==> design/flow/design.v <==
module TMDS_Encoder (
    input  wire       PixelClk,
    output reg  [9:0] pDataOutRaw,    
    input  wire [7:0] pDataOut,       
    input  wire       pC0,
    input  wire       pC1,
    input  wire       pVde
);
localparam [9:0] kCtlTkn0 = 10'b1101010100;
localparam [9:0] kCtlTkn1 = 10'b0010101011;
localparam [9:0] kCtlTkn2 = 10'b0101010100;
localparam [9:0] kCtlTkn3 = 10'b1010101011;
function [3:0] sum_bits8;
    input [7:0] u;
    integer i;
    begin
        sum_bits8 = 4'd0;
        for (i = 0; i < 8; i = i + 1)
            sum_bits8 = sum_bits8 + {3'b000, u[i]};
    end
endfunction
reg  [7:0] pDataOut_1;
reg  [3:0] n1d_1;
reg        pC0_1, pC1_1, pVde_1;
reg  [8:0] q_m_2;
reg  [3:0] n1q_m_2, n0q_m_2;
reg        pC0_2, pC1_2, pVde_2;
reg  signed [4:0] cnt_t_3;
wire [8:0] q_m_xor_1, q_m_xnor_1, q_m_1;
wire [3:0] n1q_m_1;
always @(posedge PixelClk) begin
    pVde_1     <= pVde;
    n1d_1      <= sum_bits8(pDataOut);
    pDataOut_1 <= pDataOut;
    pC0_1      <= pC0;
    pC1_1      <= pC1;
end
assign q_m_xor_1[0]  = pDataOut_1[0];
assign q_m_xnor_1[0] = pDataOut_1[0];
genvar gi;
generate
    for (gi = 1; gi < 8; gi = gi + 1) begin : encode
        assign q_m_xor_1[gi]  = q_m_xor_1[gi-1] ^ pDataOut_1[gi];
        assign q_m_xnor_1[gi] = ~(q_m_xnor_1[gi-1] ^ pDataOut_1[gi]);
    end
endgenerate
assign q_m_xor_1[8]  = 1'b1;
assign q_m_xnor_1[8] = 1'b0;
assign q_m_1 = (n1d_1 > 4'd4 || (n1d_1 == 4'd4 && pDataOut_1[0] == 1'b0)) ?
               q_m_xnor_1 : q_m_xor_1;
assign n1q_m_1 = sum_bits8(q_m_1[7:0]);
always @(posedge PixelClk) begin
    n1q_m_2 <= n1q_m_1;
    n0q_m_2 <= 4'd8 - n1q_m_1;
    q_m_2   <= q_m_1;
    pC0_2   <= pC0_1;
    pC1_2   <= pC1_1;
    pVde_2  <= pVde_1;
end
wire cond_balanced_2     = (cnt_t_3 == 5'sd0) || (n1q_m_2 == 4'd4);
wire cond_not_balanced_2 = (cnt_t_3 > 5'sd0 && n1q_m_2 > 4'd4) ||
                           (cnt_t_3 < 5'sd0 && n1q_m_2 < 4'd4);
wire [9:0] control_token_2 = (!pC1_2 && !pC0_2) ? kCtlTkn0 :
                             (!pC1_2 &&  pC0_2) ? kCtlTkn1 :
                             ( pC1_2 && !pC0_2) ? kCtlTkn2 :
                                                  kCtlTkn3;
wire [9:0] q_out_2 =
    !pVde_2                            ? control_token_2 :
    (cond_balanced_2 && !q_m_2[8])     ? {~q_m_2[8], q_m_2[8], ~q_m_2[7:0]} :
    (cond_balanced_2 &&  q_m_2[8])     ? {~q_m_2[8], q_m_2[8],  q_m_2[7:0]} :
    cond_not_balanced_2                ? {1'b1,      q_m_2[8], ~q_m_2[7:0]} :
                                         {1'b0,      q_m_2[8],  q_m_2[7:0]};
wire signed [4:0] dc_bias_2 = $signed({1'b0, n0q_m_2}) - $signed({1'b0, n1q_m_2});
wire signed [4:0] cnt_t_2 =
    !pVde_2                        ? 5'sd0 :
    (cond_balanced_2 && !q_m_2[8]) ? cnt_t_3 + dc_bias_2 :
    (cond_balanced_2 &&  q_m_2[8]) ? cnt_t_3 - dc_bias_2 :
    cond_not_balanced_2            ? cnt_t_3 + $signed({3'b000,  q_m_2[8], 1'b0}) + dc_bias_2 :
                                     cnt_t_3 - $signed({3'b000, ~q_m_2[8], 1'b0}) - dc_bias_2;
always @(posedge PixelClk) begin
    cnt_t_3     <= cnt_t_2;
    pDataOutRaw <= q_out_2;    
end
endmodule
module rgb2dvi (
    input  wire        PixelClk,
    input  wire [23:0] vid_pData,
    input  wire        vid_pVDE,
    input  wire        vid_pHSync,
    input  wire        vid_pVSync,
    output wire [9:0]  pDataOutRaw0,    
    output wire [9:0]  pDataOutRaw1,    
    output wire [9:0]  pDataOutRaw2     
);
TMDS_Encoder DataEncoder0 (
    .PixelClk(PixelClk), .pDataOutRaw(pDataOutRaw0),
    .pDataOut(vid_pData[15:8]), .pC0(vid_pHSync), .pC1(vid_pVSync), .pVde(vid_pVDE));
TMDS_Encoder DataEncoder1 (
    .PixelClk(PixelClk), .pDataOutRaw(pDataOutRaw1),
    .pDataOut(vid_pData[7:0]), .pC0(1'b0), .pC1(1'b0), .pVde(vid_pVDE));
TMDS_Encoder DataEncoder2 (
    .PixelClk(PixelClk), .pDataOutRaw(pDataOutRaw2),
    .pDataOut(vid_pData[23:16]), .pC0(1'b0), .pC1(1'b0), .pVde(vid_pVDE));
endmodule
==> design/flow/run.sh <==
#!/bin/bash
# the make line also repeats each setting of config.mk as NAME=value (left out here)
make -C /OpenROAD-flow-scripts/flow DESIGN_CONFIG=/design/flow/config.mk WORK_HOME=/design/flow/orfs CLKGATE_MAP_FILE= finish
==> design/flow/config.mk <==
export PLATFORM = sky130hd
export DESIGN_NAME = rgb2dvi
export DESIGN_NICKNAME = rgb2dvi
export VERILOG_FILES = /design/flow/design.v
export SDC_FILE = /design/flow/constraint.sdc
export NUM_CORES = 4
export LEC_CHECK = 0
export CAP_MARGIN = 20
export CORE_ASPECT_RATIO = 1.42
export CORE_MARGIN = 6
export CORE_UTILIZATION = 16
export GPL_TIMING_DRIVEN = 0
export MAX_ROUTING_LAYER = met4
export MIN_ROUTING_LAYER = met2
export SLEW_MARGIN = 20
==> design/flow/constraint.sdc <==
create_clock -name core_clock -period 4.0 [get_ports {PixelClk}]
set_input_delay 0.8000 -clock core_clock [delete_from_list [all_inputs] [get_ports {PixelClk}]]
set_output_delay 0.8000 -clock core_clock [all_outputs]
set_load 0.01 [all_outputs]
==> results of run 1 <==
[repair_timing]
action	in CTS	in global routing
setup endpoints to repair	8	6
resized	5	11
pin swaps	0	6
buffers inserted	0	5
[per-stage QoR]
stage	instances	utilization
2_1_floorplan	722	-
3_3_place_gp	1349	0.1902
3_5_place_dp	1349	0.1902
4_1_cts	1381	0.2044
5_1_grt	1386	0.2066
6_report	1386	0.2066
[per-layer routing]
metal	GRT usage	vias to the layer above	part of all wire
met5	-	-	0
met2	0.1285	1621	0.62
met3	0.1097	132	0.30
met4	0.03827	0	0.082
met1	-	2556	0
li1	-	2467	-
[cell type report]
cell class,count,area [um2],area share
plain buffers,8,35.03,0.003736
flip-flops and latches,135,2709,0.2889
multi-input cells,455,4228,0.4508
clock buffers,17,425.4,0.04536
inverters,124,465.4,0.04963
clock inverters,15,193.9,0.02068
well taps,570,713.2,0.07605
repair buffers,62,608.1,0.06484
==> flow_summary_export.csv, run 1 <==
group,metric,value,unit
die,core_area,0.04538,mm2
worst_setup_path,cp.depth,12,
final_layout,area_growth,27.62,%
grt,grt_overflow_total,0,
logic_synthesis,ys_cells,722,
cts,cts_tree,"done",
cts,cts_hold_buffers,0,
cts,path_clk_slew,70,ps
logic_synthesis,syn_inst,722,
die,die_area,0.05129,mm2
worst_setup_path,cpLargestDelayFamily,"adder cells",
logic_synthesis,synth.cell_area,0.007348,mm2
die,rows,93,
die,fp_util,0.1619,
cts,insertion_delay,440,ps
worst_setup_path,critPathRequiredTime,4370,ps
logic_synthesis,xor_share,0.1323,
timing,hold_slack,331.2,ps
worst_setup_path,rr_startpoint,"DataEncoder0.pDataOut_1[0]",
logic_synthesis,flop_cell,"dfxtp_1",
logic_synthesis,aoi_share,0.08939,
placement,dpl_cell_area,0.008632,mm2
detailed_routing,drtAntennaViolNets,0,
worst_setup_path,crit_buf_inv,2,
timing,period_needed,3788,ps
worst_setup_path,crit_fanout,4,
placement,post-place-ws,-246.5,ps
detailed_routing,wirelength,16.04,mm
worst_setup_path,crit_chain,"xor2_4 > xor2_2 > xnor2_2 > xnor2_2 > fa_1 > inv_1 > fa_1 > fa_1 > fa_1 > inv_1 > nor3_1 > xor2_1",
detailed_routing,drc_errors,0,
worst_setup_path,critPathKind,"register to register",
logic_synthesis,fa_ha_area_frac,0.2462,
logic_synthesis,area_leaders,"dfxtp_1 (37%), ha_1 (15%), fa_1 (9.8%), inv_1 (6.3%), xnor2_1 (5.6%)",
worst_setup_path,startpoint_type,"register",
die,fp.dieW,191.8,um
worst_setup_path,critPathMostFrequentCell,"fa_1",
timing,setup_ws,212.5,ps
timing,period_used_share,0.9469,
cts,htree_levels,4,
logic_synthesis,synthArstFlopShare,0,
detailed_routing,num_vias,6776,
min_path,whs_endpoint,"DataEncoder0.pC1_2",
final_layout,design_area,0.009378,mm2
timing,fin_worst_skew,12.75,ps
die,die_h,267.4,um
worst_setup_path,critPathCapture,"DataEncoder0.n0q_m_2[3]",
grt,grt_max_degree,19,
detailed_routing,drtIter0Drc,1051,
worst_setup_path,rr_worst_depth,12,
min_path,hold_depth,0,
timing,fmax,264.0,MHz
worst_setup_path,timing.critical_path.from,"DataEncoder0.pDataOut_1[0]",
cts,cts_sinks,135,
timing,relSlewSlack,0.4970,
logic_synthesis,yosysSeqAreaShare,0.3678,
final_layout,fill_cells,4926,
logic_synthesis,yosys.area_share.simple,0.08633,
logic_synthesis,synth_area_per_cell,10.18,um2
timing,finalHoldViolCount,0,
logic_synthesis,muxShareOfSynthArea,0.009876,
logic_synthesis,largest_area_cell,"dfxtp_1",
placement,hpwl,12.22,mm
worst_setup_path,worst_path_max_delay_cell,"fa_1",
worst_setup_path,r2r_end,"DataEncoder0.n0q_m_2[3]",
timing,finalSetupViolations,0,
min_path,hp-class,"register to register",
placement,portBuffers,57,
logic_synthesis,synthesis.nets,873,
timing,finalMaxSlewViolations,0,
logic_synthesis,ys.flops,135,
logic_synthesis,yosys_area,0.007348,mm2
worst_setup_path,critPathMaxStageDelay,540,ps
logic_synthesis,top_logic_kind,"adder cells",
logic_synthesis,synth_top_area_share,0.3678,
grt,antenna_found_initial,0,
grt,grt_pass1_wl,25.95,mm
detailed_routing,wl_per_cell,11.57,um
min_path,worstHoldStart,"DataEncoder0.pC1_1",
placement,gp_congestion,0.8576,
detailed_routing,vias_per_cell,4.889,
flow_run,warning_count,55,
detailed_routing,dr.pass1.iters,9,
logic_synthesis,ys_warn_count,1,
worst_setup_path,r2r_setup_slack,210,ps
flow_run,max_cap_viol_count,0,
logic_synthesis,synth.distinct_cells,59,
detailed_routing,antenna_cells,0,
logic_synthesis,top_cells_by_count,"dfxtp_1 (135), inv_1 (123), ha_1 (87)",
grt,grt_pass1_vias,7657,
cts,cts.path.max_buffers,2,
cts,cts_made_buffers,17,
worst_setup_path,crit_arrival,4160,ps
logic_synthesis,synthMostInstantiatedCell,"dfxtp_1",
final_layout,final_nets,954,
die,io_pins,58,
grt,grt_use_total,0.1024,
timing,fin_setup_tns,0,ps
timing,tightest_slew,754.5,ps
worst_setup_path,endpoint_kind,"register",
logic_synthesis,edf_count,0,
outcome,status,"no timing/DRC/antenna violations",
cts,cts.root.buffer_cell,"clkbuf_16",
==> run 2: changes to the inputs <==
- CAP_MARGIN: 20 -> 30
- CELL_PAD_IN_SITES_DETAIL_PLACEMENT: unset -> 1
- CELL_PAD_IN_SITES_GLOBAL_PLACEMENT: unset -> 0
- CORE_ASPECT_RATIO: 1.42 -> 1.25
- CORE_MARGIN: 6 -> 2
- CORE_UTILIZATION: 16 -> 24
- CTS_CLUSTER_DIAMETER: unset -> 292
- GPL_ROUTABILITY_DRIVEN: unset -> 1
- HOLD_SLACK_MARGIN: unset -> -0.1
- MAX_ROUTING_LAYER: met4 -> unset
- PLACE_DENSITY_LB_ADDON: unset -> 0.19
- SLEW_MARGIN: 20 -> 15
- TNS_END_PERCENT: unset -> 35
- clock period: 4.0 -> 5.74 ns (I/O delays scaled with it)
==> run 2 against run 1 <==
Compared with the run above: global-route usage rose by 6.4 points; area after synthesis is the same; cell area is 4.1% lower; sequential cell count stayed put; critical path type unchanged.
==> flow_summary_export.csv, run 2 <==
group,metric,value,unit
die,fp_util,0.2440,
final_layout,fin_cells,1212,
detailed_routing,num_vias,6664,
detailed_routing,dr.pass1.iters,5,
worst_setup_path,crit_buf_inv,1,
placement,post-place-ws,1461,ps
cts,cts_hold_buffers,0,
cts,cts.path.max_buffers,2,
worst_setup_path,r2r_end,"DataEncoder1.n0q_m_2[3]",
cts,insertion_delay,430,ps
min_path,whs_endpoint,"DataEncoder2.pVde_2",
grt,antenna_found_initial,0,
min_path,hp-class,"register to register",
cts,cts_setup_buffers,0,
logic_synthesis,synth_top_area_share,0.3678,
worst_setup_path,cp.depth,12,
worst_setup_path,critPathMaxStageDelay,540,ps
timing,finalHoldViolCount,0,
placement,hpwl,12.78,mm
grt,grt_overflow_total,0,
timing,period_needed,4210,ps
worst_setup_path,critPathCapture,"DataEncoder1.n0q_m_2[3]",
timing,fmax,237.5,MHz
logic_synthesis,flop_cell,"dfxtp_1",
min_path,worstHoldStart,"DataEncoder2.pVde_1",
min_path,hold_depth,0,
timing,fin_setup_tns,0,ps
worst_setup_path,r2r_setup_slack,1530,ps
logic_synthesis,top_cells_by_count,"dfxtp_1 (135), inv_1 (123), ha_1 (87)",
placement,gp_congestion,0.7681,
logic_synthesis,muxShareOfSynthArea,0.009876,
final_layout,area_growth,22.32,%
timing,setup_ws,1530,ps
timing,relSlewSlack,0.4367,
logic_synthesis,syn_inst,722,
outcome,status,"no timing/DRC/antenna violations",
detailed_routing,vias_per_cell,5.498,
final_layout,final_nets,949,
die,rows,71,
worst_setup_path,critPathKind,"register to register",
worst_setup_path,crit_chain,"nand2_1 > a21oi_1 > xnor2_1 > ha_1 > fa_1 > inv_1 > fa_1 > fa_1 > fa_1 > xnor2_1 > nor3_1 > xor2_1",
detailed_routing,drc_errors,0,
detailed_routing,drtAntennaViolNets,0,
logic_synthesis,ys_warn_count,1,
logic_synthesis,xor_share,0.1323,
detailed_routing,wirelength,16.58,mm
logic_synthesis,synthMostInstantiatedCell,"dfxtp_1",
worst_setup_path,worst_path_max_delay_cell,"fa_1",
logic_synthesis,synthesis.nets,873,
logic_synthesis,synth_area_per_cell,10.18,um2
logic_synthesis,ys_cells,722,
detailed_routing,wl_per_cell,13.68,um
logic_synthesis,yosys_area,0.007348,mm2
flow_run,max_cap_viol_count,0,
worst_setup_path,critPathRequiredTime,6050,ps
worst_setup_path,crit_arrival,4520,ps
logic_synthesis,synth.distinct_cells,59,
detailed_routing,drtIter0Drc,438,
timing,finalMaxSlewViolations,0,
timing,tightest_slew,844.9,ps
logic_synthesis,top_logic_kind,"adder cells",
timing,fin_worst_skew,9.726,ps
worst_setup_path,rr_worst_depth,12,
flow_run,warning_count,55,
placement,portBuffers,57,
timing,period_used_share,0.7334,
logic_synthesis,largest_area_cell,"dfxtp_1",
logic_synthesis,yosysSeqAreaShare,0.3678,
grt,grt_max_degree,17,
worst_setup_path,critPathMostFrequentCell,"fa_1",
logic_synthesis,edf_count,0,
die,core_area,0.03012,mm2
worst_setup_path,cpLargestDelayFamily,"adder cells",
logic_synthesis,ys.flops,135,
die,io_pins,58,
worst_setup_path,endpoint_kind,"register",
logic_synthesis,synth.cell_area,0.007348,mm2
timing,finalSetupViolations,0,
grt,grt_pass1_wl,27.15,mm
cts,cts_made_buffers,17,
die,die_h,199.6,um
cts,path_clk_slew,70,ps
grt,grt_use_total,0.1668,
worst_setup_path,rr_startpoint,"DataEncoder1.pDataOut_1[0]",
logic_synthesis,area_leaders,"dfxtp_1 (37%), ha_1 (15%), fa_1 (9.8%), inv_1 (6.3%), xnor2_1 (5.6%)",
cts,cts.root.buffer_cell,"clkbuf_16",
logic_synthesis,fa_ha_area_frac,0.2462,
die,die_area,0.03204,mm2
logic_synthesis,synthArstFlopShare,0,
worst_setup_path,startpoint_type,"register",
placement,dpl.cell_count,1180,
cts,cts_sinks,135,
cts,cts-resized-gates,0,
logic_synthesis,aoi_share,0.08939,
cts,cts_tree,"done",
worst_setup_path,crit_fanout,5,
grt,grt_pass1_vias,7930,
timing,grt_setup_unrepaired,"false",
die,fp.dieW,160.5,um
logic_synthesis,yosys.area_share.simple,0.08633,
cts,htree_levels,4,
final_layout,final_core_util,0.2985,
worst_setup_path,timing.critical_path.from,"DataEncoder1.pDataOut_1[0]",
run 2: metrics by stage:
step                hold slack (ps)  instance area [um2]
floorplan                     309.6                 7348
global placement              315.6                 8421
detailed placement            313.2                 8421
CTS                           328.6                 8986
global route                  334.6                 8986
finish                        325.7                 8989
run 2: cell type report:
type	instances	area, um2
flip-flops and latches	135	2703
clock buffers	17	425.4
diodes	1	2.502
clock inverters	14	140.1
fillers	3419	21130
well taps	401	501.7
repair buffers	57	570.5
multi-input cells	455	4145
inverters	124	465.4
plain buffers	8	35.03
run 2: layer usage:
| layer | up-vias | GRT usage | share of wire | routed length [um] |
|---|---|---|---|---|
| met2 | 1605 | 0.2099 | 0.60 | 9901 |
| li1 | 2451 | - | - | - |
| met1 | 2543 | - | 0 | 0 |
| met3 | 65 | 0.2096 | 0.36 | 6025 |
| met5 | - | 0.001567 | 0 | 0 |
| met4 | 0 | 0.04304 | 0.039 | 649 |
==> run 3: changes to the inputs <==
- ABC_AREA: unset -> 1
- CAP_MARGIN: 30 -> 35
- CELL_PAD_IN_SITES_DETAIL_PLACEMENT: 1 -> unset
- CELL_PAD_IN_SITES_GLOBAL_PLACEMENT: 0 -> unset
- CORE_ASPECT_RATIO: 1.25 -> unset
- CORE_UTILIZATION: 24 -> 72
- CTS_CLUSTER_DIAMETER: 292 -> 378
- CTS_CLUSTER_SIZE: unset -> 15
- GPL_ROUTABILITY_DRIVEN: 1 -> unset
- GPL_TIMING_DRIVEN: 0 -> unset
- HOLD_SLACK_MARGIN: -0.1 -> unset
- MIN_ROUTING_LAYER: met2 -> unset
- PLACE_DENSITY_LB_ADDON: 0.19 -> 0.25
- SETUP_SLACK_MARGIN: unset -> -0.26
- SLEW_MARGIN: 15 -> 20
- TNS_END_PERCENT: 35 -> unset
- clock period: 5.74 -> 2.57 ns (I/O delays scaled with it)
==> run 3 against run 2 <==
Compared with the run above: the run now fails in clock tree synthesis (4_1_cts); die area down 64%; area after synthesis rose by 5.4%; synthesized cell count is 26% higher.
==> flow_summary_export.csv, run 3 <==
group,metric,value,unit
logic_synthesis,fa_ha_area_frac,0.2336,
logic_synthesis,synth.cell_area,0.007746,mm2
logic_synthesis,xor_share,0.05201,
logic_synthesis,largest_area_cell,"dfxtp_1",
die,fp.dieW,107.7,um
die,core_area,0.01037,mm2
placement,hpwl,15.06,mm
logic_synthesis,top_logic_kind,"adder cells",
logic_synthesis,muxShareOfSynthArea,0,
logic_synthesis,aoi_share,0.08060,
logic_synthesis,synth_area_per_cell,8.522,um2
logic_synthesis,flop_cell,"dfxtp_1",
die,rows,37,
logic_synthesis,synth_top_area_share,0.3489,
placement,portBuffers,57,
logic_synthesis,synth.distinct_cells,33,
logic_synthesis,edf_count,0,
logic_synthesis,yosysSeqAreaShare,0.3489,
logic_synthesis,top_cells_by_count,"inv_1 (173), dfxtp_1 (135), nand2_1 (129)",
logic_synthesis,yosys_area,0.007746,mm2
logic_synthesis,synthArstFlopShare,0,
outcome,stop_error,"[ERROR DPL-0038] Utilization greater than 100%, impossible to legalize",
die,die_area,0.01160,mm2
logic_synthesis,ys_cells,909,
logic_synthesis,synthesis.nets,1060,
placement,post-place-ws,-1246,ps
logic_synthesis,synthMostInstantiatedCell,"inv_1",
die,io_pins,58,
logic_synthesis,yosys.area_share.simple,0.1901,
outcome,status,"aborted with a tool error",
outcome,lastStage,"clock tree synthesis (4_1_cts)",
logic_synthesis,ys.flops,135,
logic_synthesis,ys_warn_count,1,
logic_synthesis,syn_inst,909,
logic_synthesis,area_leaders,"dfxtp_1 (35%), ha_1 (14%), fa_1 (9.3%), inv_1 (8.4%), nand2_1 (6.3%)",
placement,dpl.cell_count,1197,
placement,gp_congestion,0.9491,
die,fp_util,0.7470,
die,die_h,107.7,um
## run 3: per-stage QoR
stage	instance area [um2]	utilization
floorplan	7825	-
global placement	9294	0.8962
detailed placement	9294	0.8962
==> run 4: changes to the inputs <==
- ABC_AREA: 1 -> unset
- CAP_MARGIN: 35 -> 20
- CORE_UTILIZATION: 72 -> 64
- CTS_CLUSTER_DIAMETER: 378 -> unset
- CTS_CLUSTER_SIZE: 15 -> unset
- PLACE_DENSITY_LB_ADDON: 0.25 -> unset
- SETUP_SLACK_MARGIN: -0.26 -> unset
- clock period: 2.57 -> 2.12 ns (I/O delays scaled with it)
==> run 4 against run 3 <==
Compared with the run above: the layout now fails its checks (negative setup slack); area after synthesis fell by 5.1%; synthesized cell count fell by 21%; die area rose by 6.5%.
==> flow_summary_export.csv, run 4 <==
group,metric,value,unit
outcome,status,"complete, but fails checks",
outcome,so_faults,"negative setup slack",
logic_synthesis,largest_area_cell,"dfxtp_1",
detailed_routing,vias_per_cell,6.523,
logic_synthesis,synth.distinct_cells,59,
logic_synthesis,area_leaders,"dfxtp_1 (37%), ha_1 (15%), fa_1 (9.8%), inv_1 (6.3%), xnor2_1 (5.6%)",
die,fp.dieW,111.2,um
die,fp_util,0.6491,
die,rows,39,
detailed_routing,dr.pass1.iters,13,
worst_setup_path,cp.depth,12,
worst_setup_path,endpoint_kind,"register",
placement,portBuffers,57,
timing,tightest_slew,648.4,ps
logic_synthesis,ys.flops,135,
logic_synthesis,synth.cell_area,0.007348,mm2
logic_synthesis,top_logic_kind,"adder cells",
cts,cts_made_buffers,17,
die,die_h,111.2,um
final_layout,final_nets,1092,
worst_setup_path,worst_path_max_delay_cell,"fa_2",
worst_setup_path,critPathMostFrequentCell,"fa_2",
worst_setup_path,critPathKind,"register to register",
cts,cts_hold_buffers,0,
logic_synthesis,synth_top_area_share,0.3678,
min_path,hp-class,"input port to register",
cts,cts_sinks,135,
worst_setup_path,cpLargestDelayFamily,"adder cells",
timing,finalSetupViolations,61,
logic_synthesis,yosys_area,0.007348,mm2
placement,dpl.cell_count,1029,
logic_synthesis,synthesis.nets,873,
grt,grt_pass1_vias,6803,
detailed_routing,drtAntennaViolNets,0,
timing,fin_setup_tns,-38240,ps
worst_setup_path,critPathMaxStageDelay,620,ps
grt,grt_pass1_wl,33.49,mm
min_path,worstHoldStart,"vid_pData[9]",
die,core_area,0.01132,mm2
detailed_routing,antenna_cells,0,
worst_setup_path,startpoint_type,"register",
logic_synthesis,syn_inst,722,
final_layout,fin_cells,1097,
cts,cts.path.max_buffers,2,
min_path,whs_endpoint,"DataEncoder0.pDataOut_1[1]",
timing,period_needed,3776,ps
worst_setup_path,r2r_end,"DataEncoder1.n0q_m_2[3]",
timing,hold_slack,104.6,ps
logic_synthesis,ys_warn_count,1,
logic_synthesis,xor_share,0.1323,
worst_setup_path,crit_arrival,4140,ps
final_layout,area_growth,48.80,%
detailed_routing,num_vias,7156,
timing,fmax,264.8,MHz
detailed_routing,wl_per_cell,28.47,um
flow_run,warning_count,61,
grt,antenna_found_initial,0,
worst_setup_path,rr_startpoint,"DataEncoder1.pDataOut_1[0]",
detailed_routing,drtIter0Drc,1000,
worst_setup_path,critPathRequiredTime,2480,ps
logic_synthesis,synth_area_per_cell,10.18,um2
flow_run,max_cap_viol_count,0,
cts,cts_tree,"done",
worst_setup_path,rr_worst_depth,12,
grt,grt_max_degree,32,
worst_setup_path,timing.critical_path.from,"DataEncoder1.pDataOut_1[0]",
min_path,hold_depth,1,
grt,grt_overflow_total,0,
die,die_area,0.01235,mm2
timing,relSlewSlack,0.5644,
timing,setup_ws,-1656,ps
worst_setup_path,crit_fanout,4,
timing,finalMaxSlewViolations,0,
die,io_pins,58,
logic_synthesis,synthMostInstantiatedCell,"dfxtp_1",
logic_synthesis,synthArstFlopShare,0,
timing,period_used_share,1.781,
logic_synthesis,yosys.area_share.simple,0.08633,
placement,gp_congestion,0.8798,
timing,fin_worst_skew,10.71,ps
cts,insertion_delay,440,ps
logic_synthesis,muxShareOfSynthArea,0.009876,
timing,finalHoldViolCount,0,
detailed_routing,wirelength,31.23,mm
detailed_routing,drc_errors,0,
placement,hpwl,12.33,mm
logic_synthesis,flop_cell,"dfxtp_1",
logic_synthesis,edf_count,0,
worst_setup_path,r2r_setup_slack,-1660,ps
cts,path_clk_slew,70,ps
worst_setup_path,crit_buf_inv,3,
logic_synthesis,top_cells_by_count,"dfxtp_1 (135), inv_1 (123), ha_1 (87)",
worst_setup_path,crit_chain,"xor2_2 > buf_4 > xnor2_4 > xnor2_1 > fa_1 > inv_2 > fa_2 > fa_2 > fa_2 > inv_2 > nor3_2 > xor2_1",
timing,grt_setup_unrepaired,"true",
logic_synthesis,ys_cells,722,
cts,htree_levels,4,
logic_synthesis,yosysSeqAreaShare,0.3678,
cts,cts.root.buffer_cell,"clkbuf_16",
grt,grt_use_total,0.3470,
logic_synthesis,aoi_share,0.08939,
logic_synthesis,fa_ha_area_frac,0.2462,
worst_setup_path,critPathCapture,"DataEncoder1.n0q_m_2[3]",
[run 4: metrics by stage]
step                utilization  worst slack (ps)  area, um2
CTS                      0.9148             -1416      10360
detailed placement       0.8238             -1472       9326
global route             0.9658             -1844      10930
finish                   0.9658             -1656      10930
floorplan                     -             -1360       7724
global placement         0.8238             -1328       9326
[run 4: area by class of cell]
class	instances	area, um2
inverters	124	475.5
clock inverters	7	117.6
flip-flops and latches	135	2734
multi-input cells	455	5141
fillers	205	386.6
well taps	143	178.9
repair buffers	208	1802
clock buffers	25	485.5
[run 4: metal layers]
metal / share of wire / track usage / up-vias / wire [um]
li1: - / - / 2770 / -
met1: 0.31 / 0.3628 / 3294 / 9588
met2: 0.47 / 0.6450 / 718 / 14720
met3: 0.10 / 0.07381 / 374 / 3182
met4: 0.12 / 0.1909 / 0 / 3738
met5: 0 / 0 / - / 0
[run 4: timing repair]
action	CTS	global route
setup buffers	19	22
setup endpoints to repair	43	70
pin swaps	74	59
resized	107	98
gates cloned	0	2
==> run 5: changes to the inputs <==
- ABC_AREA: unset -> 1
- CAP_MARGIN: 20 -> 35
- CORE_UTILIZATION: 64 -> 72
- CTS_CLUSTER_DIAMETER: unset -> 374
- CTS_CLUSTER_SIZE: unset -> 15
- PLACE_DENSITY_LB_ADDON: unset -> 0.25
- SETUP_SLACK_MARGIN: unset -> -0.26
- clock period: 2.12 -> 2.62 ns (I/O delays scaled with it)
==> run 5 against run 4 <==
Compared with the run above: the flow now stops in clock tree synthesis (4_1_cts); area after synthesis rose by 5.4%; synthesized cell count rose by 26%; die area shrank 6.1%.
==> flow_summary_export.csv, run 5 <==
group,metric,value,unit
outcome,status,"aborted with a tool error",
outcome,lastStage,"clock tree synthesis (4_1_cts)",
outcome,stop_error,"[ERROR DPL-0033] detailed placement checks failed during check placement.",
logic_synthesis,ys_cells,909,
logic_synthesis,synth_top_area_share,0.3489,
logic_synthesis,synth.cell_area,0.007746,mm2
die,die_area,0.01160,mm2
logic_synthesis,aoi_share,0.08060,
logic_synthesis,yosys_area,0.007746,mm2
die,core_area,0.01037,mm2
logic_synthesis,yosys.area_share.simple,0.1901,
logic_synthesis,ys.flops,135,
logic_synthesis,fa_ha_area_frac,0.2336,
logic_synthesis,muxShareOfSynthArea,0,
logic_synthesis,syn_inst,909,
placement,portBuffers,57,
placement,gp_congestion,0.9336,
logic_synthesis,xor_share,0.05201,
logic_synthesis,synthesis.nets,1060,
die,fp_util,0.7470,
die,io_pins,58,
logic_synthesis,top_cells_by_count,"inv_1 (173), dfxtp_1 (135), nand2_1 (129)",
placement,hpwl,14.58,mm
die,fp.dieW,107.7,um
logic_synthesis,ys_warn_count,1,
logic_synthesis,synth.distinct_cells,33,
logic_synthesis,flop_cell,"dfxtp_1",
die,die_h,107.7,um
logic_synthesis,synth_area_per_cell,8.522,um2
placement,dpl_cell_area,0.009226,mm2
logic_synthesis,yosysSeqAreaShare,0.3489,
logic_synthesis,largest_area_cell,"dfxtp_1",
logic_synthesis,area_leaders,"dfxtp_1 (35%), ha_1 (14%), fa_1 (9.3%), inv_1 (8.4%), nand2_1 (6.3%)",
logic_synthesis,edf_count,0,
logic_synthesis,synthArstFlopShare,0,
logic_synthesis,synthMostInstantiatedCell,"inv_1",
logic_synthesis,top_logic_kind,"adder cells",
die,rows,37,
placement,dpl.cell_count,1188,
==> run 5: per-stage QoR <==
step / TNS (ps) / setup slack [ps] / utilization
2_1_floorplan: -12950 / -982.1 / -
3_3_place_gp: -18030 / -920.2 / 0.8897
3_5_place_dp: -23210 / -1165 / 0.8897
==> run 6: changes to the inputs <==
- ABC_AREA: 1 -> unset
- CAP_MARGIN: 35 -> 20
- CORE_UTILIZATION: 72 -> 68
- CTS_CLUSTER_DIAMETER: 374 -> 268
- CTS_CLUSTER_SIZE: 15 -> unset
- PLACE_DENSITY_LB_ADDON: 0.25 -> unset
- SETUP_SLACK_MARGIN: -0.26 -> 0.58
- clock period: 2.62 -> 4.29 ns (I/O delays scaled with it)
==> run 6 against run 5 <==
Compared with the run above: die area grew 0.43%; now clean on timing, DRC and antenna; area after synthesis is 5.1% lower; synthesized cell count is 21% lower.
==> flow_summary_export.csv, run 6 <==
group,metric,value,unit
outcome,status,"no timing/DRC/antenna violations",
worst_setup_path,cp.depth,13,
logic_synthesis,largest_area_cell,"dfxtp_1",
logic_synthesis,yosysSeqAreaShare,0.3678,
logic_synthesis,synth_area_per_cell,10.18,um2
min_path,hold_depth,0,
cts,cts_hold_buffers,0,
final_layout,design_area,0.008866,mm2
final_layout,final_nets,955,
logic_synthesis,edf_count,0,
min_path,worstHoldStart,"DataEncoder0.pC0_1",
grt,use_met3,0.07896,
logic_synthesis,yosys_area,0.007348,mm2
placement,post-place-ws,338.6,ps
cts,cts_made_buffers,17,
timing,tightest_slew,1084,ps
timing,finalHoldViolCount,0,
worst_setup_path,crit_chain,"nor2_2 > nand2_1 > a21oi_4 > xnor2_2 > ha_1 > fa_1 > inv_2 > fa_1 > fa_2 > fa_1 > xnor2_2 > buf_4 > xnor2_1",
final_layout,fill_cells,577,
final_layout,area_growth,20.65,%
logic_synthesis,synth_top_area_share,0.3678,
detailed_routing,wl_per_cell,16.47,um
timing,fin_worst_skew,6.231,ps
worst_setup_path,rr_worst_depth,13,
worst_setup_path,worst_path_max_delay_cell,"fa_1",
worst_setup_path,crit_buf_inv,2,
grt,grtUsageMet2,0.4775,
logic_synthesis,syn_inst,722,
placement,gp_congestion,0.9273,
grt,grt_use_total,0.2748,
worst_setup_path,rr_startpoint,"DataEncoder0.n1d_1[1]",
timing,fmax,278.1,MHz
timing,hold_slack,325.6,ps
timing,grt_setup_unrepaired,"true",
detailed_routing,num_vias,5174,
grt,grt_pass1_wl,24.52,mm
worst_setup_path,startpoint_type,"register",
worst_setup_path,cpLargestDelayFamily,"adder cells",
logic_synthesis,synth.distinct_cells,59,
logic_synthesis,fa_ha_area_frac,0.2462,
logic_synthesis,synthMostInstantiatedCell,"dfxtp_1",
logic_synthesis,ys_cells,722,
die,rows,37,
logic_synthesis,synthArstFlopShare,0,
timing,period_needed,3595,ps
grt,grt_max_degree,33,
worst_setup_path,crit_arrival,4050,ps
logic_synthesis,area_leaders,"dfxtp_1 (37%), ha_1 (15%), fa_1 (9.8%), inv_1 (6.3%), xnor2_1 (5.6%)",
cts,insertion_delay,530,ps
cts,cts_sinks,135,
logic_synthesis,flop_cell,"dfxtp_1",
detailed_routing,dr.pass1.iters,7,
worst_setup_path,critPathKind,"register to register",
cts,cts_tree,"done",
placement,portBuffers,57,
cts,cts.root.buffer_cell,"clkbuf_8",
cts,path_clk_slew,60,ps
detailed_routing,drc_errors,0,
timing,period_used_share,0.8381,
timing,relSlewSlack,0.2756,
logic_synthesis,top_cells_by_count,"dfxtp_1 (135), inv_1 (123), ha_1 (87)",
min_path,whs_endpoint,"DataEncoder0.pC0_2",
die,fp.dieW,108.0,um
logic_synthesis,synth.cell_area,0.007348,mm2
detailed_routing,vias_per_cell,5.435,
detailed_routing,antenna_cells,0,
grt,gr-usage-met1,0.3180,
logic_synthesis,ys_warn_count,1,
cts,htree_levels,4,
logic_synthesis,ys.flops,135,
flow_run,warning_count,59,
placement,hpwl,10.83,mm
die,core_area,0.01042,mm2
worst_setup_path,crit_fanout,2,
timing,setup_ws,694.6,ps
grt,busiest_layer,"met2",
detailed_routing,drtAntennaViolNets,0,
cts,cts.path.max_buffers,2,
logic_synthesis,synthesis.nets,873,
logic_synthesis,xor_share,0.1323,
worst_setup_path,critPathRequiredTime,4750,ps
worst_setup_path,critPathMaxStageDelay,530,ps
logic_synthesis,top_logic_kind,"adder cells",
flow_run,max_cap_viol_count,0,
worst_setup_path,r2r_end,"DataEncoder0.n0q_m_2[2]",
grt,antenna_found_initial,0,
grt,grt_overflow_total,0,
die,die_h,108.0,um
worst_setup_path,r2r_setup_slack,690,ps
timing,finalSetupViolations,0,
timing,finalMaxSlewViolations,0,
worst_setup_path,critPathCapture,"DataEncoder0.n0q_m_2[2]",
die,io_pins,58,
worst_setup_path,critPathMostFrequentCell,"fa_1",
detailed_routing,wirelength,15.68,mm
timing,fin_setup_tns,0,ps
logic_synthesis,aoi_share,0.08939,
die,fp_util,0.7055,
worst_setup_path,timing.critical_path.from,"DataEncoder0.n1d_1[1]",
placement,dpl_cell_area,0.008080,mm2
min_path,hp-class,"register to register",
detailed_routing,drtIter0Drc,264,
die,die_area,0.01165,mm2
grt,grt_pass1_vias,5438,
worst_setup_path,endpoint_kind,"register",
logic_synthesis,yosys.area_share.simple,0.08633,
logic_synthesis,muxShareOfSynthArea,0.009876,
-- run 6: metrics by stage --
step                      instances    util
after floorplan                 722       -
after global placement          910  0.7757
after detailed placement        910  0.7757
after CTS                       943  0.8359
after global routing            952  0.8512
final                           952  0.8512
-- run 6: layout make-up --
cell class              count  area, um2  area share
inverters                 124      465.4     0.05250
well taps                 136      170.2     0.01919
repair buffers             71      675.6     0.07621
multi-input cells         455       4284      0.4832
flip-flops and latches    135       2711      0.3058
clock buffers              24      490.5     0.05532
clock inverters             7      68.82    0.007762
-- run 6: repair_timing --
action                     4_1_cts  5_1_grt
gates cloned                     0        0
buffers inserted                 2        9
resized                         12       20
pin swaps                        3       33
setup endpoints to repair        7        8
-- run 6: metal layers --
layer / wire [um] / vias to the layer above
met1: 6412 / 2499
met3: 702 / 48
met2: 8138 / 149
met5: 0 / -
li1: - / 2478
met4: 423 / 0
==> run 7: changes to the inputs <==
- CAP_MARGIN: 20 -> 40
- CORE_ASPECT_RATIO: unset -> 0.92
- CORE_UTILIZATION: 68 -> 72
- CTS_CLUSTER_DIAMETER: 268 -> 145
- PLACE_DENSITY: unset -> 0.63
- clock period: 4.29 -> 3.86 ns (I/O delays scaled with it)
==> run 7 against run 6 <==
Compared with the run above: the layout now fails its checks (negative setup slack); sequential cell count stayed put; register-to-register slack lost 1200 ps; sequential share of layout area is 1.2 points lower; worst hold slack worse by 4.9 ps; critical path depth is the same; count of clock-buffer cells in the layout is 4 lower.
==> flow_summary_export.csv, run 7 <==
group,metric,value,unit
timing,grt_setup_unrepaired,"true",
logic_synthesis,fa_ha_area_frac,0.2462,
worst_setup_path,endpoint_kind,"register",
flow_run,warning_count,60,
logic_synthesis,largest_area_cell,"dfxtp_1",
cts,cts_tree,"done",
worst_setup_path,timing.critical_path.from,"DataEncoder0.pDataOut_1[0]",
logic_synthesis,flop_cell,"dfxtp_1",
flow_run,max_cap_viol_count,0,
detailed_routing,wl_per_cell,26.90,um
worst_setup_path,rr_worst_depth,13,
worst_setup_path,cpLargestDelayFamily,"XOR/XNOR gates",
detailed_routing,drc_errors,0,
die,fp.dieW,109.3,um
logic_synthesis,yosysSeqAreaShare,0.3678,
detailed_routing,drtIter0Drc,857,
timing,tightest_slew,1190,ps
placement,gp_congestion,0.9225,
logic_synthesis,top_logic_kind,"adder cells",
timing,finalSetupViolations,5,
grt,grt_overflow_total,0,
placement,hpwl,10.78,mm
logic_synthesis,yosys.area_share.simple,0.08633,
grt,grt_pass1_wl,31.84,mm
timing,period_needed,4366,ps
logic_synthesis,synth.distinct_cells,59,
worst_setup_path,worst_path_max_delay_cell,"fa_2",
logic_synthesis,ys.flops,135,
final_layout,fin_cells,958,
cts,cts.path.max_buffers,2,
timing,finalHoldViolCount,0,
cts,cts.root.buffer_cell,"clkbuf_8",
worst_setup_path,cp.depth,13,
cts,cts_made_buffers,17,
logic_synthesis,muxShareOfSynthArea,0.009876,
min_path,worstHoldStart,"DataEncoder0.pC0_1",
placement,dpl_cell_area,0.008148,mm2
logic_synthesis,synthMostInstantiatedCell,"dfxtp_1",
cts,cts_hold_buffers,0,
worst_setup_path,r2r_end,"DataEncoder0.n0q_m_2[3]",
cts,insertion_delay,540,ps
logic_synthesis,synth.cell_area,0.007348,mm2
min_path,hold_depth,0,
logic_synthesis,area_leaders,"dfxtp_1 (37%), ha_1 (15%), fa_1 (9.8%), inv_1 (6.3%), xnor2_1 (5.6%)",
die,fp_util,0.7360,
worst_setup_path,critPathMaxStageDelay,590,ps
die,rows,35,
worst_setup_path,critPathCapture,"DataEncoder0.n0q_m_2[3]",
logic_synthesis,synthesis.nets,873,
timing,period_used_share,1.131,
die,die_area,0.01103,mm2
detailed_routing,drtAntennaViolNets,0,
detailed_routing,wirelength,25.77,mm
worst_setup_path,r2r_setup_slack,-510,ps
logic_synthesis,xor_share,0.1323,
logic_synthesis,ys_warn_count,1,
logic_synthesis,synth_top_area_share,0.3678,
timing,hold_slack,320.7,ps
worst_setup_path,crit_fanout,4,
final_layout,fill_cells,314,
logic_synthesis,yosys_area,0.007348,mm2
grt,grt_pass1_vias,6079,
placement,post-place-ws,124.6,ps
logic_synthesis,top_cells_by_count,"dfxtp_1 (135), inv_1 (123), ha_1 (87)",
timing,fin_setup_tns,-1153,ps
placement,portBuffers,57,
detailed_routing,num_vias,6284,
timing,fmax,229.0,MHz
detailed_routing,dr.pass1.iters,10,
min_path,hp-class,"register to register",
cts,path_clk_slew,70,ps
timing,setup_ws,-506.3,ps
logic_synthesis,aoi_share,0.08939,
worst_setup_path,crit_chain,"xor2_4 > xor2_4 > xnor2_4 > buf_12 > xnor2_4 > xor2_2 > inv_1 > fa_2 > fa_2 > fa_2 > inv_2 > nor3_2 > xor2_1",
outcome,status,"complete, but fails checks",
worst_setup_path,critPathMostFrequentCell,"fa_2",
timing,relSlewSlack,0.2047,
grt,grt_max_degree,33,
timing,finalMaxSlewViolations,0,
logic_synthesis,synth_area_per_cell,10.18,um2
logic_synthesis,syn_inst,722,
logic_synthesis,synthArstFlopShare,0,
grt,antenna_found_initial,1,
detailed_routing,vias_per_cell,6.559,
worst_setup_path,critPathKind,"register to register",
worst_setup_path,startpoint_type,"register",
placement,dpl.cell_count,903,
die,io_pins,58,
worst_setup_path,critPathRequiredTime,4290,ps
outcome,so_faults,"negative setup slack",
cts,cts_sinks,135,
final_layout,area_growth,25.92,%
cts,htree_levels,4,
final_layout,final_nets,966,
worst_setup_path,crit_arrival,4790,ps
die,die_h,100.9,um
die,core_area,0.009985,mm2
final_layout,design_area,0.009253,mm2
logic_synthesis,ys_cells,722,
worst_setup_path,rr_startpoint,"DataEncoder0.pDataOut_1[0]",
worst_setup_path,crit_buf_inv,3,
logic_synthesis,edf_count,0,
grt,grt_use_total,0.3894,
timing,fin_worst_skew,11.28,ps
min_path,whs_endpoint,"DataEncoder0.pC0_2",
-- run 7: what timing repair did --
action | in CTS | in global routing
setup buffers | 11 | 10
pin swaps | 14 | 31
setup endpoints to repair | 16 | 20
resized | 25 | 37
-- run 7: final cells by class --
class	instances	area, um2	area share
Antenna cell	1	2.502	0.0002705
Clock buffer	20	455.4	0.04922
Clock inverter	12	116.4	0.01258
Inverter	124	465.4	0.05030
Multi-Input combinational cell	455	4544	0.4911
Sequential cell	135	2718	0.2937
Tap cell	129	161.4	0.01744
Timing Repair Buffer	82	789.5	0.08533
-- run 7: layer usage --
layer	share of wire	vias to the layer above	track usage
li1	-	2507	-
met1	0.33	2918	0.4450
met2	0.45	585	0.6633
met5	0	-	0
met4	0.11	0	0.2347
met3	0.12	274	0.08597
-- run 7: metrics by stage --
step | utilization
after floorplan | -
after global placement | 0.8160
after detailed placement | 0.8160
after CTS | 0.8952
after global routing | 0.9264
final | 0.9267
==> run 8: changes to the inputs <==
- ABC_AREA: unset -> 1
- CAP_MARGIN: 40 -> 20
- CORE_ASPECT_RATIO: 0.92 -> unset
- CTS_CLUSTER_DIAMETER: 145 -> unset
- CTS_CLUSTER_SIZE: unset -> 15
- PLACE_DENSITY: 0.63 -> unset
- PLACE_DENSITY_LB_ADDON: unset -> 0.25
- SETUP_SLACK_MARGIN: 0.58 -> unset
- clock period: 3.86 -> 3.2 ns (I/O delays scaled with it)
==> run 8 against run 7 <==
Compared with the run above: the flow now stops in global routing (5_1_grt); synthesized cell count increased by 26%; area after synthesis increased by 5.4%; die area increased by 5.2%.
==> flow_summary_export.csv, run 8 <==
group,metric,value,unit
placement,post-place-ws,-572.3,ps
logic_synthesis,largest_area_cell,"dfxtp_1",
logic_synthesis,synthArstFlopShare,0,
logic_synthesis,edf_count,0,
grt,grt_use_total,0.9305,
logic_synthesis,area_leaders,"dfxtp_1 (35%), ha_1 (14%), fa_1 (9.3%), inv_1 (8.4%), nand2_1 (6.3%)",
logic_synthesis,synthesis.nets,1060,
logic_synthesis,synthMostInstantiatedCell,"inv_1",
logic_synthesis,ys.flops,135,
cts,cts_sinks,135,
logic_synthesis,top_logic_kind,"adder cells",
placement,gp_congestion,0.9118,
cts,cts.root.buffer_cell,"clkbuf_8",
placement,dpl_cell_area,0.008861,mm2
logic_synthesis,yosys.area_share.simple,0.1901,
logic_synthesis,xor_share,0.05201,
placement,dpl.cell_count,1140,
logic_synthesis,syn_inst,909,
die,fp.dieW,107.7,um
logic_synthesis,ys_cells,909,
outcome,stop_error,"[ERROR GRT-0232] Routing congestion too high. Check the congestion heatmap in the GUI.",
logic_synthesis,synth_top_area_share,0.3489,
cts,htree_levels,4,
outcome,status,"aborted with a tool error",
placement,portBuffers,57,
logic_synthesis,aoi_share,0.08060,
logic_synthesis,synth_area_per_cell,8.522,um2
cts,cts.path.max_buffers,2,
cts,cts_hold_buffers,0,
logic_synthesis,synth.cell_area,0.007746,mm2
cts,cts_made_buffers,17,
die,rows,37,
logic_synthesis,synth.distinct_cells,33,
die,fp_util,0.7470,
logic_synthesis,muxShareOfSynthArea,0,
die,io_pins,58,
logic_synthesis,flop_cell,"dfxtp_1",
logic_synthesis,yosys_area,0.007746,mm2
logic_synthesis,ys_warn_count,1,
die,core_area,0.01037,mm2
logic_synthesis,top_cells_by_count,"inv_1 (173), dfxtp_1 (135), nand2_1 (129)",
grt,grt_overflow_total,860,
die,die_h,107.7,um
outcome,lastStage,"global routing (5_1_grt)",
logic_synthesis,yosysSeqAreaShare,0.3489,
die,die_area,0.01160,mm2
placement,hpwl,12.90,mm
logic_synthesis,fa_ha_area_frac,0.2336,
-- run 8: metal layers --
layer | global-route usage | overflow
met5 | 0.1333 | 1
met3 | 0.6289 | 5
met4 | 1.105 | 217
met2 | 1.252 | 632
met1 | 0.8357 | 5
-- run 8: through the flow --
stage,setup TNS [ps]
floorplan,-2412
CTS,-6665
detailed placement,-5300
global placement,-2907
-- run 8: repair_timing --
item,4_1_cts
pin swaps,20
setup endpoints to repair,20
resized,31
setup buffers,13
==> run 9: changes to the inputs <==
- ABC_AREA: 1 -> unset
- CAP_MARGIN: 20 -> 40
- CELL_PAD_IN_SITES_GLOBAL_PLACEMENT: unset -> 0
- CORE_ASPECT_RATIO: unset -> 0.91
- CTS_CLUSTER_DIAMETER: unset -> 257
- CTS_CLUSTER_SIZE: 15 -> 22
- GPL_ROUTABILITY_DRIVEN: unset -> 1
- HOLD_SLACK_MARGIN: unset -> -0.05
- PLACE_DENSITY: unset -> 0.65
- PLACE_DENSITY_LB_ADDON: 0.25 -> unset
- SETUP_SLACK_MARGIN: unset -> 0.88
- SLEW_MARGIN: 20 -> 35
- clock period: 3.2 -> 3.42 ns (I/O delays scaled with it)
==> run 9 against run 8 <==
Compared with the run above: the flow again stops in global routing (5_1_grt); synthesized cell count decreased by 21%; area after synthesis decreased by 5.1%; die area decreased by 4.9%.
==> flow_summary_export.csv, run 9 <==
group,metric,value,unit
outcome,status,"aborted with a tool error",
outcome,lastStage,"global routing (5_1_grt)",
outcome,stop_error,"[ERROR DPL-0038] Utilization greater than 100%, impossible to legalize",
logic_synthesis,flop_cell,"dfxtp_1",
logic_synthesis,ys_warn_count,1,
die,rows,35,
placement,dpl_cell_area,0.008457,mm2
logic_synthesis,aoi_share,0.08939,
logic_synthesis,edf_count,0,
cts,cts.path.max_buffers,2,
placement,post-place-ws,-138.0,ps
logic_synthesis,synth_area_per_cell,10.18,um2
cts,htree_levels,4,
logic_synthesis,synth.cell_area,0.007348,mm2
die,fp.dieW,109.9,um
logic_synthesis,top_logic_kind,"adder cells",
logic_synthesis,xor_share,0.1323,
logic_synthesis,yosys_area,0.007348,mm2
cts,cts_sinks,135,
logic_synthesis,synth.distinct_cells,59,
die,io_pins,58,
die,core_area,0.01003,mm2
logic_synthesis,ys_cells,722,
logic_synthesis,fa_ha_area_frac,0.2462,
cts,cts_hold_buffers,0,
die,die_h,100.4,um
logic_synthesis,syn_inst,722,
cts,cts.root.buffer_cell,"clkbuf_8",
placement,gp_congestion,0.9344,
logic_synthesis,area_leaders,"dfxtp_1 (37%), ha_1 (15%), fa_1 (9.8%), inv_1 (6.3%), xnor2_1 (5.6%)",
logic_synthesis,synthesis.nets,873,
placement,hpwl,11.78,mm
die,die_area,0.01103,mm2
logic_synthesis,muxShareOfSynthArea,0.009876,
logic_synthesis,yosys.area_share.simple,0.08633,
logic_synthesis,yosysSeqAreaShare,0.3678,
logic_synthesis,largest_area_cell,"dfxtp_1",
logic_synthesis,synthArstFlopShare,0,
logic_synthesis,synthMostInstantiatedCell,"dfxtp_1",
logic_synthesis,ys.flops,135,
cts,cts_made_buffers,17,
die,fp_util,0.7328,
placement,portBuffers,57,
logic_synthesis,top_cells_by_count,"dfxtp_1 (135), inv_1 (123), ha_1 (87)",
logic_synthesis,synth_top_area_share,0.3678,
-- run 9: stage by stage --
step / std cells / setup TNS (ps)
after CTS: 983 / -1079
after detailed placement: 919 / -750.0
after global placement: 919 / -23.52
after floorplan: 722 / -82.95
-- run 9: repair_timing --
action,4_1_cts
buffers inserted,32
endpoints found under the setup margin,47
cloned,0
pin swaps,70
resized,117
==> run 10: changes to the inputs <==
- CAP_MARGIN: 40 -> 20
- CELL_PAD_IN_SITES_GLOBAL_PLACEMENT: 0 -> unset
- CORE_ASPECT_RATIO: 0.91 -> 1.73
- CORE_MARGIN: 2 -> 6
- CORE_UTILIZATION: 72 -> 16
- CTS_CLUSTER_DIAMETER: 257 -> unset
- CTS_CLUSTER_SIZE: 22 -> unset
- GPL_ROUTABILITY_DRIVEN: 1 -> unset
- GPL_TIMING_DRIVEN: unset -> 0
- HOLD_SLACK_MARGIN: -0.05 -> unset
- MAX_ROUTING_LAYER: unset -> met4
- MIN_ROUTING_LAYER: unset -> met2
- PLACE_DENSITY: 0.65 -> unset
- SETUP_SLACK_MARGIN: 0.88 -> unset
- SLEW_MARGIN: 35 -> 20
- TNS_END_PERCENT: unset -> 95
- clock period: 3.42 -> 4.28 ns (I/O delays scaled with it)
==> run 10 against run 9 <==
Compared with the run above: the run now finishes clean; synthesized cell count did not move; area after synthesis did not move; die area rose to 4.7 times the previous value.
==> flow_summary_export.csv, run 10 <==
group,metric,value,unit
grt,grt_pass1_vias,7592,
die,fp_util,0.1631,
cts,cts_made_buffers,17,
placement,hpwl,12.91,mm
logic_synthesis,ys_cells,722,
detailed_routing,vias_per_cell,4.899,
logic_synthesis,yosysSeqAreaShare,0.3678,
logic_synthesis,top_logic_kind,"adder cells",
logic_synthesis,fa_ha_area_frac,0.2462,
detailed_routing,num_vias,6775,
worst_setup_path,worst_path_max_delay_cell,"fa_1",
logic_synthesis,aoi_share,0.08939,
worst_setup_path,critPathKind,"register to register",
worst_setup_path,crit_arrival,4390,ps
timing,fin_worst_skew,13.56,ps
timing,relSlewSlack,0.3498,
worst_setup_path,cp.depth,12,
min_path,hp-class,"register to register",
worst_setup_path,critPathMaxStageDelay,540,ps
timing,grt_setup_unrepaired,"false",
cts,cts_tree,"done",
worst_setup_path,crit_fanout,4,
worst_setup_path,crit_buf_inv,2,
worst_setup_path,endpoint_kind,"register",
final_layout,area_growth,26.12,%
logic_synthesis,synthesis.nets,873,
detailed_routing,drtIter0Drc,1223,
logic_synthesis,largest_area_cell,"dfxtp_1",
worst_setup_path,rr_worst_depth,12,
timing,finalMaxSlewViolations,0,
min_path,whs_endpoint,"DataEncoder0.pC0_2",
logic_synthesis,synth_area_per_cell,10.18,um2
logic_synthesis,xor_share,0.1323,
logic_synthesis,synthMostInstantiatedCell,"dfxtp_1",
die,die_h,293.9,um
grt,grt_use_total,0.1049,
timing,finalSetupViolations,0,
cts,cts_sinks,135,
placement,gp_congestion,0.8765,
die,io_pins,58,
detailed_routing,drc_errors,0,
logic_synthesis,muxShareOfSynthArea,0.009876,
worst_setup_path,critPathMostFrequentCell,"fa_1",
die,fp.dieW,174.9,um
min_path,hold_depth,0,
grt,grt_pass1_wl,26.73,mm
logic_synthesis,ys_warn_count,1,
final_layout,fin_cells,1383,
die,die_area,0.05141,mm2
final_layout,final_nets,949,
timing,setup_ws,251.1,ps
grt,grt_overflow_total,0,
logic_synthesis,top_cells_by_count,"dfxtp_1 (135), inv_1 (123), ha_1 (87)",
cts,htree_levels,4,
detailed_routing,wl_per_cell,12.03,um
die,core_area,0.04505,mm2
logic_synthesis,synthArstFlopShare,0,
logic_synthesis,area_leaders,"dfxtp_1 (37%), ha_1 (15%), fa_1 (9.8%), inv_1 (6.3%), xnor2_1 (5.6%)",
cts,insertion_delay,440,ps
cts,path_clk_slew,60,ps
grt,antenna_found_initial,0,
logic_synthesis,yosys_area,0.007348,mm2
flow_run,max_cap_viol_count,0,
logic_synthesis,yosys.area_share.simple,0.08633,
worst_setup_path,cpLargestDelayFamily,"adder cells",
timing,period_used_share,0.9413,
logic_synthesis,synth.cell_area,0.007348,mm2
min_path,worstHoldStart,"DataEncoder0.pC0_1",
worst_setup_path,rr_startpoint,"DataEncoder0.pDataOut_1[0]",
placement,post-place-ws,-38.80,ps
worst_setup_path,r2r_setup_slack,250,ps
timing,hold_slack,335.6,ps
timing,finalHoldViolCount,0,
flow_run,warning_count,55,
logic_synthesis,ys.flops,135,
worst_setup_path,timing.critical_path.from,"DataEncoder0.pDataOut_1[0]",
worst_setup_path,critPathRequiredTime,4640,ps
placement,portBuffers,57,
detailed_routing,drtAntennaViolNets,0,
placement,dpl.cell_count,1351,
worst_setup_path,critPathCapture,"DataEncoder0.n0q_m_2[3]",
cts,cts_hold_buffers,0,
cts,cts.path.max_buffers,2,
timing,fmax,248.2,MHz
die,rows,102,
worst_setup_path,crit_chain,"nand2_1 > a21oi_1 > xnor2_1 > ha_1 > fa_1 > inv_1 > fa_1 > fa_1 > fa_1 > inv_1 > nor3_1 > xor2_1",
worst_setup_path,startpoint_type,"register",
logic_synthesis,edf_count,0,
grt,grt_max_degree,18,
logic_synthesis,flop_cell,"dfxtp_1",
detailed_routing,antenna_cells,0,
cts,cts.root.buffer_cell,"clkbuf_16",
timing,period_needed,4029,ps
timing,tightest_slew,967.8,ps
logic_synthesis,syn_inst,722,
outcome,status,"no timing/DRC/antenna violations",
detailed_routing,wirelength,16.64,mm
worst_setup_path,r2r_end,"DataEncoder0.n0q_m_2[3]",
logic_synthesis,synth.distinct_cells,59,
detailed_routing,dr.pass1.iters,7,
logic_synthesis,synth_top_area_share,0.3678,
-- run 10: timing repair --
item	in CTS	in global routing
setup buffers	0	0
resized	1	2
endpoints found under the setup margin	1	3
pin swaps	0	0
-- run 10: metal layers --
layer / share of wire / GRT usage / vias up
met5: 0 / - / -
met4: 0.080 / 0.03707 / 0
met3: 0.30 / 0.1124 / 162
met2: 0.62 / 0.1329 / 1620
met1: 0 / - / 2542
li1: - / - / 2451
-- run 10: final cells by class --
| class | instances | area, um2 |
|---|---|---|
| fill | 4813 | 35780 |
| clock inverter | 15 | 192.7 |
| clock buffer | 17 | 425.4 |
| multi-input combinational | 455 | 4160 |
| tap | 572 | 715.7 |
| inverter | 124 | 465.4 |
| timing repair buffer | 57 | 570.5 |
| buffer | 8 | 35.03 |
| sequential | 135 | 2703 |
-- run 10: per-stage QoR --
step	utilization	instance area (um2)	TNS, ps
6_report	0.2057	9268	0
5_1_grt	0.2057	9268	0
4_1_cts	0.2055	9256	0
3_5_place_dp	0.1917	8635	-38.80
3_3_place_gp	0.1917	8635	0
2_1_floorplan	-	7348	0
==> run 11: changes to the inputs <==
- CAP_MARGIN: 20 -> 0
- CORE_ASPECT_RATIO: 1.73 -> unset
- CORE_MARGIN: 6 -> 2
- CORE_UTILIZATION: 16 -> 72
- CTS_CLUSTER_DIAMETER: unset -> 268
- GPL_TIMING_DRIVEN: 0 -> unset
- MAX_ROUTING_LAYER: met4 -> unset
- MIN_ROUTING_LAYER: met2 -> unset
- SETUP_SLACK_MARGIN: unset -> 0.58
- TNS_END_PERCENT: 95 -> unset
- clock period: 4.28 -> 3.9 ns (I/O delays scaled with it)
==> run 11 against run 10 <==
Compared with the run above: still clean on timing, DRC and antenna; area after synthesis is the same; count of clock-buffer cells in the layout grew 7; sequential cell count unchanged; setup slack worse by 210 ps; die area is 79% lower; clock skew shrank 1.0 ps.
==> flow_summary_export.csv, run 11 <==
group,metric,value,unit
worst_setup_path,critPathRequiredTime,4340,ps
logic_synthesis,synthMostInstantiatedCell,"dfxtp_1",
placement,dpl_cell_area,0.008143,mm2
logic_synthesis,xor_share,0.1323,
min_path,worstHoldStart,"DataEncoder2.pVde_1",
placement,portBuffers,57,
cts,htree_levels,4,
grt,busiest_layer,"met2",
worst_setup_path,startpoint_type,"register",
worst_setup_path,rr_worst_depth,14,
timing,fin_worst_skew,12.56,ps
final_layout,fill_cells,327,
grt,grt_pass1_wl,31.90,mm
grt,grt_max_degree,33,
logic_synthesis,area_leaders,"dfxtp_1 (37%), ha_1 (15%), fa_1 (9.8%), inv_1 (6.3%), xnor2_1 (5.6%)",
timing,period_used_share,0.9887,
timing,tightest_slew,1025,ps
die,core_area,0.009819,mm2
placement,gp_congestion,0.9484,
logic_synthesis,ys_warn_count,1,
worst_setup_path,critPathKind,"register to register",
detailed_routing,wirelength,21.93,mm
logic_synthesis,synthesis.nets,873,
timing,fmax,259.3,MHz
detailed_routing,num_vias,5836,
timing,grt_setup_unrepaired,"true",
logic_synthesis,synth_top_area_share,0.3678,
cts,cts_tree,"done",
flow_run,max_cap_viol_count,0,
grt,antenna_found_initial,0,
grt,grt_overflow_total,0,
logic_synthesis,yosys_area,0.007348,mm2
timing,relSlewSlack,0.3151,
cts,cts.root.buffer_cell,"clkbuf_8",
min_path,whs_endpoint,"DataEncoder2.pVde_2",
timing,finalSetupViolations,0,
worst_setup_path,crit_chain,"nor2_1 > nand2_1 > a21oi_4 > xnor2_2 > ha_1 > fa_1 > inv_2 > fa_1 > fa_2 > fa_2 > buf_4 > buf_6 > ha_4 > xnor2_2",
min_path,hold_depth,0,
timing,finalHoldViolCount,0,
logic_synthesis,flop_cell,"dfxtp_1",
logic_synthesis,fa_ha_area_frac,0.2462,
timing,fin_setup_tns,0,ps
logic_synthesis,synth.distinct_cells,59,
worst_setup_path,endpoint_kind,"register",
die,io_pins,58,
logic_synthesis,aoi_share,0.08939,
worst_setup_path,crit_buf_inv,3,
worst_setup_path,critPathMaxStageDelay,580,ps
worst_setup_path,r2r_end,"DataEncoder0.n0q_m_2[2]",
logic_synthesis,edf_count,0,
logic_synthesis,largest_area_cell,"dfxtp_1",
timing,period_needed,3856,ps
detailed_routing,drtIter0Drc,461,
outcome,status,"no timing/DRC/antenna violations",
logic_synthesis,ys_cells,722,
die,fp.dieW,105.0,um
worst_setup_path,critPathCapture,"DataEncoder0.n0q_m_2[2]",
placement,hpwl,11.70,mm
logic_synthesis,syn_inst,722,
logic_synthesis,ys.flops,135,
worst_setup_path,crit_arrival,4300,ps
final_layout,final_nets,962,
die,rows,36,
grt,gr-usage-met1,0.4043,
detailed_routing,wl_per_cell,22.91,um
logic_synthesis,synthArstFlopShare,0,
final_layout,design_area,0.009111,mm2
detailed_routing,antenna_cells,0,
worst_setup_path,r2r_setup_slack,40,ps
cts,cts_made_buffers,17,
grt,grt_use_total,0.3782,
cts,insertion_delay,560,ps
detailed_routing,drc_errors,0,
die,die_h,105.0,um
worst_setup_path,timing.critical_path.from,"DataEncoder0.n1d_1[0]",
die,fp_util,0.7483,
worst_setup_path,cpLargestDelayFamily,"adder cells",
logic_synthesis,top_cells_by_count,"dfxtp_1 (135), inv_1 (123), ha_1 (87)",
logic_synthesis,muxShareOfSynthArea,0.009876,
cts,cts_sinks,135,
worst_setup_path,rr_startpoint,"DataEncoder0.n1d_1[0]",
worst_setup_path,worst_path_max_delay_cell,"fa_1",
logic_synthesis,synth.cell_area,0.007348,mm2
logic_synthesis,top_logic_kind,"adder cells",
logic_synthesis,yosysSeqAreaShare,0.3678,
cts,cts_hold_buffers,0,
worst_setup_path,cp.depth,14,
logic_synthesis,synth_area_per_cell,10.18,um2
==> run 11: metal layers <==
metal,vias up,share of wire
met3,160,0.075
li1,2493,-
met1,2773,0.34
met4,0,0.082
met2,410,0.51
met5,-,0
==> run 11: area by class of cell <==
type	count	area, um2	area share
Multi-Input combinational cell	455	4452	0.4886
Inverter	124	465.4	0.05108
Timing Repair Buffer	78	739.5	0.08116
Sequential cell	135	2724	0.2990
Clock inverter	8	123.9	0.01360
Tap cell	133	166.4	0.01826
Clock buffer	24	440.4	0.04834
==> run 11: stage by stage <==
step                cells  hold slack, ps  setup slack (ps)
floorplan             722           309.6             420.3
finish                957           330.3             44.00
CTS                   947           330.2             259.3
global placement      906           312.2             371.2
detailed placement    906           318.4             181.1
global route          957           330.9            -27.88
==> run 11: what timing repair did <==
item / CTS / global route
buffers inserted: 9 / 10
setup endpoints to repair: 15 / 20
cloned: 0 / 0
gates resized: 17 / 33
pin swaps: 20 / 22
